Setup of run 1:
==> flow/design.v (excerpt) <==
module datapath (
    part,
    clock,
    value,
    positive,
    reset,
    counter,
    result
);
==> flow/config.mk <==
export PLATFORM = sky130hd
export DESIGN_NAME = datapath
export DESIGN_NICKNAME = datapath
export VERILOG_FILES = /design/flow/design.v
export SDC_FILE = /design/flow/constraint.sdc
export NUM_CORES = 4
export LEC_CHECK = 0
export CAP_MARGIN = 20
export CORE_MARGIN = 2
export CORE_UTILIZATION = 72
export CTS_CLUSTER_DIAMETER = 206
export CTS_CLUSTER_SIZE = 59
export GPL_TIMING_DRIVEN = 1
export MAX_ROUTING_LAYER = met4
export PLACE_DENSITY = 0.64
export SETUP_SLACK_MARGIN = 5.0
export SLEW_MARGIN = 10
export TNS_END_PERCENT = 90
==> flow/constraint.sdc <==
create_clock -name core_clock -period 17.7 [get_ports {clock}]
set_input_delay 3.5400 -clock core_clock [delete_from_list [all_inputs] [get_ports {clock}]]
set_output_delay 3.5400 -clock core_clock [all_outputs]
set_load 0.01 [all_outputs]
run.sh (not shown) runs the stock make flow with config.mk's settings and CLKGATE_MAP_FILE=.
Run 1 did not run to completion, as it errored out during global routing.
Here is what was changed in the inputs of run 2 compared with run 1.
Settings: setting ABC_AREA to 1 for the first time; changing TNS_END_PERCENT from 90 to 70; changing PLACE_DENSITY from 0.64 to 0.37; changing CTS_CLUSTER_SIZE from 59 to 80; setting HOLD_SLACK_MARGIN to 0.29 for the first time; changing the clock period (ns, I/O delays scaled along) from 17.7 to 36.9.
Findings:
- Run 1 and run 2: one clean run, run 2; the rest did not finish clean.
- Run 1 got as far as global routing, where a tool error ended the run.
- Looking at post-synthesis xor/xnor area fraction, run 2 sits 0.95 points lower than run 1 does.
- Against run 1, run 2 reports a placer congestion estimate that is lower.
- Between run 1 and run 2, simple-gate portion of the synthesized area increased.
- Area after synthesis delta for run 2 relative to run 1: 4.9% higher
- Delta (run 2 minus run 1): number of cells upsized or downsized after cts has increased, HPWL after detailed placement has decreased, synthesized chip area reported by yosys has increased.
Here is what was changed in the inputs of run 3 compared with run 2.
Settings: clearing HOLD_SLACK_MARGIN, which used to be 0.29; clearing SETUP_SLACK_MARGIN, which used to be 5.0; swapping 70 for 90 in TNS_END_PERCENT.
Number of logic stages on the critical path including buffering: run 3 vs run 2 down 10
Compared with run 2, run 3 improves design area.
Vias after detailed routing, run 3 and run 2, lower one = run 3.
Delta (run 3 minus run 2): count of clock-buffer cells in the layout has increased; fraction of standard cell area in multi-input logic has increased; initial antenna violation count has decreased.
Edits applied to the flow inputs when going from run 3 to run 4:
Settings: a change of SLEW_MARGIN from 10 to 20; a deleted CTS_CLUSTER_SIZE that had been 80; an added SETUP_SLACK_MARGIN of 1.02; a deleted GPL_TIMING_DRIVEN that had been 1; a deleted MAX_ROUTING_LAYER that had been met4; a deleted TNS_END_PERCENT that had been 90; a deleted CTS_CLUSTER_DIAMETER that had been 206; a change of PLACE_DENSITY from 0.37 to 0.36; a change of the clock period (ns, I/O delays scaled along) from 36.9 to 18.1.
--- outcome ---
FAIL: run 4; every other run in run 3 and run 4 is clean. Run 4 did not finish; a tool error ended it in clock tree synthesis. Proportion of synthesized chip area in sequential cells: run 4 vs run 3 identical. Core utilization before placement came out exactly the same in run 3 and run 4. Run 4 vs. run 3: HPWL after detailed placement went up by about 40%; count of placed standard cells including taps went up by 611; worst-case setup slack after placement went down by 13.27 ns. Per the comparison of run 4 with run 3, die area barely changed; total cells reported by yosys after synthesis barely changed; area figure in the yosys stat output barely changed. Compared with run 3, in run 4 fraction of the mapped netlist area in adder cells ~0 delta; number of enable-type register cells in the synthesized netlist stayed essentially flat; routability-driven placement congestion ratio fell 0.69%.


Starting RTL as in the previous note.
// datapath
module datapath (
    part,
    clock,
    value,
    positive,
    reset,
    counter,
    result
);
Settings: LEC_CHECK=0, ABC_AREA=1, CAP_MARGIN=20, CELL_PAD_IN_SITES_GLOBAL_PLACEMENT=3, CORE_MARGIN=8, CORE_UTILIZATION=56, CTS_CLUSTER_DIAMETER=206, CTS_CLUSTER_SIZE=80, GPL_TIMING_DRIVEN=0, HOLD_SLACK_MARGIN=0.21, MAX_ROUTING_LAYER=met4, PLACE_DENSITY_LB_ADDON=0.01, SETUP_SLACK_MARGIN=5.0, SLEW_MARGIN=10, TNS_END_PERCENT=90; clock period 38.5 ns.
The baseline did not get past global placement without I/O (3_1_place_gp_skip_io).
Edit:
--- a/flow/config.mk
+++ b/flow/config.mk
@@ -7,6 +7,4 @@
 export LEC_CHECK = 0
-export ABC_AREA = 1
 export CAP_MARGIN = 20
-export CELL_PAD_IN_SITES_GLOBAL_PLACEMENT = 3
-export CORE_MARGIN = 8
+export CORE_MARGIN = 2
 export CORE_UTILIZATION = 56
@@ -15,6 +13,4 @@
 export GPL_TIMING_DRIVEN = 0
-export HOLD_SLACK_MARGIN = 0.21
 export MAX_ROUTING_LAYER = met4
 export PLACE_DENSITY_LB_ADDON = 0.01
-export SETUP_SLACK_MARGIN = 5.0
 export SLEW_MARGIN = 10
Result:
- Now the flow ran to the end with no violations
- area after synthesis falls by a few percent
- die area came out lower by about a fifth
- synthesized cell count fell by about a fifth
Edit:
--- a/flow/config.mk
+++ b/flow/config.mk
@@ -7,10 +7,15 @@
 export LEC_CHECK = 0
-export CAP_MARGIN = 20
-export CORE_MARGIN = 2
-export CORE_UTILIZATION = 56
+export ABC_AREA = 1
+export CAP_MARGIN = 5
+export CELL_PAD_IN_SITES_GLOBAL_PLACEMENT = 3
+export CORE_ASPECT_RATIO = 1.01
+export CORE_MARGIN = 6
+export CORE_UTILIZATION = 27
 export CTS_CLUSTER_DIAMETER = 206
-export CTS_CLUSTER_SIZE = 80
+export CTS_CLUSTER_SIZE = 69
 export GPL_TIMING_DRIVEN = 0
-export MAX_ROUTING_LAYER = met4
+export HOLD_SLACK_MARGIN = 0.21
+export MAX_ROUTING_LAYER = met5
 export PLACE_DENSITY_LB_ADDON = 0.01
+export SETUP_SLACK_MARGIN = 5.0
 export SLEW_MARGIN = 10
The changed run produced a clean layout.
Routed wire length went up by 28%.
Hold slack gains 0.032 ns.
Area after synthesis rises by 4.9%.
Core utilization is lower by 33 points.
Count of clock-buffer cells in the layout went down by 3.
Edit:
==> flow/config.mk (replaced) <==
export PLATFORM = sky130hd
export DESIGN_NAME = datapath
export DESIGN_NICKNAME = datapath
export VERILOG_FILES = /design/flow/design.v
export SDC_FILE = /design/flow/constraint.sdc
export NUM_CORES = 4
export LEC_CHECK = 0
export CAP_MARGIN = 20
export CORE_MARGIN = 8
export CORE_UTILIZATION = 48
export CTS_CLUSTER_DIAMETER = 206
export CTS_CLUSTER_SIZE = 80
export GPL_ROUTABILITY_DRIVEN = 0
export GPL_TIMING_DRIVEN = 0
export MAX_ROUTING_LAYER = met4
export PLACE_DENSITY = 0.38
export SETUP_SLACK_MARGIN = -0.81
export SLEW_MARGIN = 10
export TNS_END_PERCENT = 10
=> Now the flow finished but fails on negative setup slack. Hold slack got worse by 0.030 ns. Sequential share of layout area is higher by 0.35 points. First-iteration DRC count is higher by 28%. Final cell count is lower by 25%. Final area is lower by 14%.


Starting RTL as in the previous note.
clock: 21.6 ns
lec_check: 0
abc_area: 1
cap_margin: 20
core_margin: 2
core_utilization: 72
cts_cluster_diameter: 387
cts_cluster_size: 15
place_density: 0.4
setup_slack_margin: 1.86
slew_margin: 20
The baseline died in 5_1_grt.
Edit:
--- a/flow/config.mk
+++ b/flow/config.mk
@@ -8 +7,0 @@
-export ABC_AREA = 1
@@ -11,5 +10 @@
-export CORE_UTILIZATION = 72
-export CTS_CLUSTER_DIAMETER = 387
-export CTS_CLUSTER_SIZE = 15
-export PLACE_DENSITY = 0.4
-export SETUP_SLACK_MARGIN = 1.86
+export CORE_UTILIZATION = 40
==> flow/constraint.sdc (replaced) <==
create_clock -name core_clock -period 35.4 [get_ports {clock}]
set_input_delay 7.0800 -clock core_clock [delete_from_list [all_inputs] [get_ports {clock}]]
set_output_delay 7.0800 -clock core_clock [all_outputs]
set_load 0.01 [all_outputs]
Now the flow reached the layout checks and failed them: setup timing.
Area after synthesis goes down by 4.7%.
Die area goes up by 70%.
Synthesized cell count goes down by 14%.
Edit:
--- a/flow/config.mk
+++ b/flow/config.mk
@@ -10 +10,2 @@
-export CORE_UTILIZATION = 40
+export CORE_UTILIZATION = 68
+export CTS_CLUSTER_SIZE = 100
==> flow/constraint.sdc (replaced) <==
create_clock -name core_clock -period 38.5 [get_ports {clock}]
set_input_delay 7.7000 -clock core_clock [delete_from_list [all_inputs] [get_ports {clock}]]
set_output_delay 7.7000 -clock core_clock [all_outputs]
set_load 0.01 [all_outputs]
Result: The new run produced a clean layout. Via count falls by 3.7%. Synthesized area does not change. Cell area falls by about 12%. Die size falls by 41%.
Edit:
--- a/flow/config.mk
+++ b/flow/config.mk
@@ -9,4 +9,9 @@
-export CORE_MARGIN = 2
-export CORE_UTILIZATION = 68
-export CTS_CLUSTER_SIZE = 100
-export SLEW_MARGIN = 20
+export CORE_MARGIN = 8
+export CORE_UTILIZATION = 48
+export CTS_CLUSTER_DIAMETER = 206
+export CTS_CLUSTER_SIZE = 80
+export GPL_TIMING_DRIVEN = 0
+export MAX_ROUTING_LAYER = met4
+export PLACE_DENSITY = 0.38
+export SLEW_MARGIN = 10
+export TNS_END_PERCENT = 40
Global-route usage came out lower by 10 points.
Non-clock buffer count fell by 42.
Worst hold slack gains 0.0046 ns.
Sequential cell count is unchanged.
Setup slack got worse by 0.11 ns.
Final cell count goes up by 3.9%.
Edit:
==> flow/config.mk (replaced) <==
export PLATFORM = sky130hd
export DESIGN_NAME = datapath
export DESIGN_NICKNAME = datapath
export VERILOG_FILES = /design/flow/design.v
export SDC_FILE = /design/flow/constraint.sdc
export NUM_CORES = 4
export LEC_CHECK = 0
export CAP_MARGIN = 20
export CORE_MARGIN = 2
export CORE_UTILIZATION = 50
export SLEW_MARGIN = 20
==> flow/constraint.sdc (replaced) <==
create_clock -name core_clock -period 36.7 [get_ports {clock}]
set_input_delay 7.3400 -clock core_clock [delete_from_list [all_inputs] [get_ports {clock}]]
set_output_delay 7.3400 -clock core_clock [all_outputs]
set_load 0.01 [all_outputs]
The changed run finished but failed the layout checks on setup timing.
Cell area is higher by roughly a tenth.
Worst setup slack gets worse by 1.0 ns.
Cell count is higher by roughly a tenth.
Non-clock buffer count is higher by 317.
Synthesized area stays the same.
Sequential share of layout area is lower by 0.20 points.
Core utilization is higher by 7.1 points.
Hold slack gets worse by 0.015 ns.
Edit:
--- a/flow/config.mk
+++ b/flow/config.mk
@@ -10 +10 @@
-export CORE_UTILIZATION = 50
+export CORE_UTILIZATION = 10
==> flow/constraint.sdc (replaced) <==
create_clock -name core_clock -period 58.6 [get_ports {clock}]
set_input_delay 11.7200 -clock core_clock [delete_from_list [all_inputs] [get_ports {clock}]]
set_output_delay 11.7200 -clock core_clock [all_outputs]
set_load 0.01 [all_outputs]
- The changed run finished with timing, DRC and antenna clean
- non-clock buffer count went down by 437
- clock skew hardly moves
- setup slack is better by 13 ns
- synthesized area does not change
- final area decreases by 5.9%
- register-to-register slack gets better by 19 ns
- wire length decreases by 3.1%
- die size rose to 4.9 times its value
- global-route usage drops by 22 points
- utilization decreases by 52 points
